==> run a: inputs <==
// labyrinth_car
module labyrinth_car
(
	input  		 clk	,
	input  		 rst	,	 
	input  		 echoR,
	input  		 echoL,
	input  		 echoM,
	output 		 trigR,	 
	output 		 trigL,
	output 		 trigM,
	output 		 Tx	,
	output [3:0] motors_PWM,
	output 		 led,
	output 		 buzzer
);
make LEC_CHECK=0 CAP_MARGIN=20 CELL_PAD_IN_SITES_DETAIL_PLACEMENT=0 CORE_MARGIN=4 CORE_UTILIZATION=72 CTS_CLUSTER_SIZE=26 GPL_ROUTABILITY_DRIVEN=1 MIN_ROUTING_LAYER=met1 PLACE_DENSITY_LB_ADDON=0.13 SETUP_SLACK_MARGIN=1.23 SLEW_MARGIN=10 finish   # period 4.35 ns
run.sh (not shown) runs the stock make flow with config.mk's settings and CLKGATE_MAP_FILE=.
==> inputs of run b, as changes to run a <==
==> flow/config.mk (replaced) <==
export PLATFORM = sky130hd
export DESIGN_NAME = labyrinth_car
export DESIGN_NICKNAME = labyrinth_car
export VERILOG_FILES = /design/flow/design.v
export SDC_FILE = /design/flow/constraint.sdc
export NUM_CORES = 4
export LEC_CHECK = 0
export CAP_MARGIN = 20
export CORE_MARGIN = 2
export CORE_UTILIZATION = 72
export SETUP_SLACK_MARGIN = 0.64
export SLEW_MARGIN = 20
==> flow/constraint.sdc (replaced) <==
create_clock -name core_clock -period 4.46 [get_ports {clk}]
set_input_delay 0.8920 -clock core_clock [delete_from_list [all_inputs] [get_ports {clk}]]
set_output_delay 0.8920 -clock core_clock [all_outputs]
set_load 0.01 [all_outputs]
==> inputs of run c, as changes to run a <==
==> flow/config.mk (replaced) <==
export PLATFORM = sky130hd
export DESIGN_NAME = labyrinth_car
export DESIGN_NICKNAME = labyrinth_car
export VERILOG_FILES = /design/flow/design.v
export SDC_FILE = /design/flow/constraint.sdc
export NUM_CORES = 4
export LEC_CHECK = 0
export ABC_AREA = 1
export CAP_MARGIN = 20
export CORE_ASPECT_RATIO = 0.9
export CORE_MARGIN = 2
export CORE_UTILIZATION = 72
export CTS_CLUSTER_DIAMETER = 181
export GPL_ROUTABILITY_DRIVEN = 0
export PLACE_DENSITY_LB_ADDON = 0.02
export SLEW_MARGIN = 20
==> flow/constraint.sdc (replaced) <==
create_clock -name core_clock -period 3.77 [get_ports {clk}]
set_input_delay 0.7540 -clock core_clock [delete_from_list [all_inputs] [get_ports {clk}]]
set_output_delay 0.7540 -clock core_clock [all_outputs]
set_load 0.01 [all_outputs]
==> summary of the runs <==
Run c ran to the end with violations: negative setup slack. Run a finished but fails on negative setup slack. Run b finished but failed the layout checks on negative setup slack.
Of run b and run c, run c has the higher synthesized cell count (gap 14%, measured against run c).
Via count, lowest first: run b, run a, run c.
In area after synthesis, run a and run b do not differ.
The lowest sequential power belongs to run b, the highest to run c.
Against run c, the first-iteration DRC count of run b is smaller by about 7%.

---

==> inputs of 12-22 <==
Starting RTL as in the previous note.
Design labyrinth_car, start of the top module:
module labyrinth_car
(
	input  		 clk	,
	input  		 rst	,	 
	input  		 echoR,
	input  		 echoL,
	input  		 echoM,
	output 		 trigR,	 
	output 		 trigL,
	output 		 trigM,
	output 		 Tx	,
	output [3:0] motors_PWM,
	output 		 led,
	output 		 buzzer
);
wire [ 7:0] dataTransmit;
wire 			TxEnable 	;
wire [11:0] distanceR	;
wire [11:0] distanceL	;
wire [11:0] distanceM	;
wire 			endR 			;
wire 			endL			;
wire 			endM			;
wire [27:0]	duty			;
UART_Tx UART_Transmitter(
	.i_Clock(clk)        	,
	.i_Reset(rst)        	,
	.i_TX_DV(TxEnable)     	,
	.i_TX_Byte(dataTransmit),
	.o_TX_Serial(Tx) 		,
	.o_TX_Done()
);
algoritamKretanja AK
(
	.clk(clk)		,
	.rst(rst)		,
	.USR(distanceR),
	.USL(distanceL),
	.USM(distanceM),
	.endR(endR)		,
	.endL(endL)		,
	.endM(endM)		,
	.TxEnable(TxEnable)	,
	.TxData(dataTransmit),
	.duty(duty),
	.led(led),
	.buzzer(buzzer)
);
hcsr04 UltrasonicR
(
	.clk(clk)		,
	.rst(rst)		,
	.echoPin(echoR),
	.trigPin(trigR),
	.o_distance(distanceR),
	.M_end(endR)
);
hcsr04 UltrasonicL
(
	.clk(clk)		,
	.rst(rst)		,
	.echoPin(echoL),
	.trigPin(trigL),
	.o_distance(distanceL),
	.M_end(endL)
);
hcsr04 UltrasonicM
(
	.clk(clk)		,
	.rst(rst)		,
	.echoPin(echoM),
	.trigPin(trigM),
	.o_distance(distanceM),
	.M_end(endM)
);
PWM_generator PWM
(
	.clk(clk)	,
	.rst(rst)	,
	.duty(duty)	,
	.IN(motors_PWM)
);
endmodule
clock: 5.43 ns
lec_check: 0
cap_margin: 20
cell_pad_in_sites_detail_placement: 1
core_margin: 4
core_utilization: 23
cts_cluster_size: 26
gpl_routability_driven: 1
min_routing_layer: met1
place_density_lb_addon: 0.04
setup_slack_margin: -0.4
slew_margin: 10
==> inputs of 05-17, as changes to 12-22 <==
==> flow/config.mk (replaced) <==
export PLATFORM = sky130hd
export DESIGN_NAME = labyrinth_car
export DESIGN_NICKNAME = labyrinth_car
export VERILOG_FILES = /design/flow/design.v
export SDC_FILE = /design/flow/constraint.sdc
export NUM_CORES = 4
export LEC_CHECK = 0
export ABC_AREA = 1
export CAP_MARGIN = 20
export CELL_PAD_IN_SITES_DETAIL_PLACEMENT = 0
export CORE_MARGIN = 2
export CORE_UTILIZATION = 72
export CTS_CLUSTER_DIAMETER = 38
export CTS_CLUSTER_SIZE = 26
export GPL_ROUTABILITY_DRIVEN = 1
export MIN_ROUTING_LAYER = met1
export PLACE_DENSITY_LB_ADDON = 0.13
export SETUP_SLACK_MARGIN = 1.23
export SLEW_MARGIN = 10
==> flow/constraint.sdc (replaced) <==
create_clock -name core_clock -period 4.07 [get_ports {clk}]
set_input_delay 0.8140 -clock core_clock [delete_from_list [all_inputs] [get_ports {clk}]]
set_output_delay 0.8140 -clock core_clock [all_outputs]
set_load 0.01 [all_outputs]
==> inputs of 05-12, as changes to 12-22 <==
==> flow/config.mk (replaced) <==
export PLATFORM = sky130hd
export DESIGN_NAME = labyrinth_car
export DESIGN_NICKNAME = labyrinth_car
export VERILOG_FILES = /design/flow/design.v
export SDC_FILE = /design/flow/constraint.sdc
export NUM_CORES = 4
export LEC_CHECK = 0
export CAP_MARGIN = 20
export CORE_MARGIN = 2
export CORE_UTILIZATION = 67
export SLEW_MARGIN = 20
==> flow/constraint.sdc (replaced) <==
create_clock -name core_clock -period 6.74 [get_ports {clk}]
set_input_delay 1.3480 -clock core_clock [delete_from_list [all_inputs] [get_ports {clk}]]
set_output_delay 1.3480 -clock core_clock [all_outputs]
set_load 0.01 [all_outputs]
==> inputs of 04-01, as changes to 12-22 <==
==> flow/config.mk (replaced) <==
export PLATFORM = sky130hd
export DESIGN_NAME = labyrinth_car
export DESIGN_NICKNAME = labyrinth_car
export VERILOG_FILES = /design/flow/design.v
export SDC_FILE = /design/flow/constraint.sdc
export NUM_CORES = 4
export LEC_CHECK = 0
export CAP_MARGIN = 20
export CORE_MARGIN = 2
export CORE_UTILIZATION = 70
export SLEW_MARGIN = 20
==> flow/constraint.sdc (replaced) <==
create_clock -name core_clock -period 5.16 [get_ports {clk}]
set_input_delay 1.0320 -clock core_clock [delete_from_list [all_inputs] [get_ports {clk}]]
set_output_delay 1.0320 -clock core_clock [all_outputs]
set_load 0.01 [all_outputs]
==> notes <==
- 05-17 reached the layout checks and failed them: negative setup slack. 12-22 passed the timing, DRC and antenna checks. 04-01 produced a clean layout. 05-12 completed with no timing, DRC or antenna violations.
- In 05-12 the register-to-register slack is better than in 05-17, by 2700 ps.
- The highest utilization belongs to 05-17, the lowest to 12-22.
- Via count: 05-17 > 04-01 > 05-12 > 12-22.
- Power, lowest first: 05-12, 04-01, 12-22, 05-17.
- The highest worst hold slack belongs to 05-12, the lowest to 05-17.
==> figures <==
quantity	05-12	04-01	12-22	05-17
Number of non-filler instances in the completed layout	2,813	2,809	3,612	3,361
Worst endpoint required time	7170 ps	5590 ps	5910 ps	4500 ps
Met1 track demand over resource in global routing	38.0%	40.3%	17.2%	43.0%
Average instance area after synthesis	8.34 um2	8.34 um2	8.34 um2	7.21 um2
Global-route wire length before repair	76,700 um	79,100 um	101,000 um	92,500 um
Sequential logic power	1940 uW	2540 uW	2410 uW	3230 uW
Die boundary height	179 um	175 um	306 um	173 um
Run status	complete, no violations	complete, no violations	complete, no violations	failed layout checks
Violated checks	-	-	-	negative setup slack
Met2 routed wirelength	21,500 um	22,300 um	29,700 um	28,500 um
Met2 capacity usage during global routing	48.7%	51.9%	22.9%	64.0%
Vias	17,200	17,300	17,100	21,000
No activity file was given, so power comes from the tool's default toggle rates.
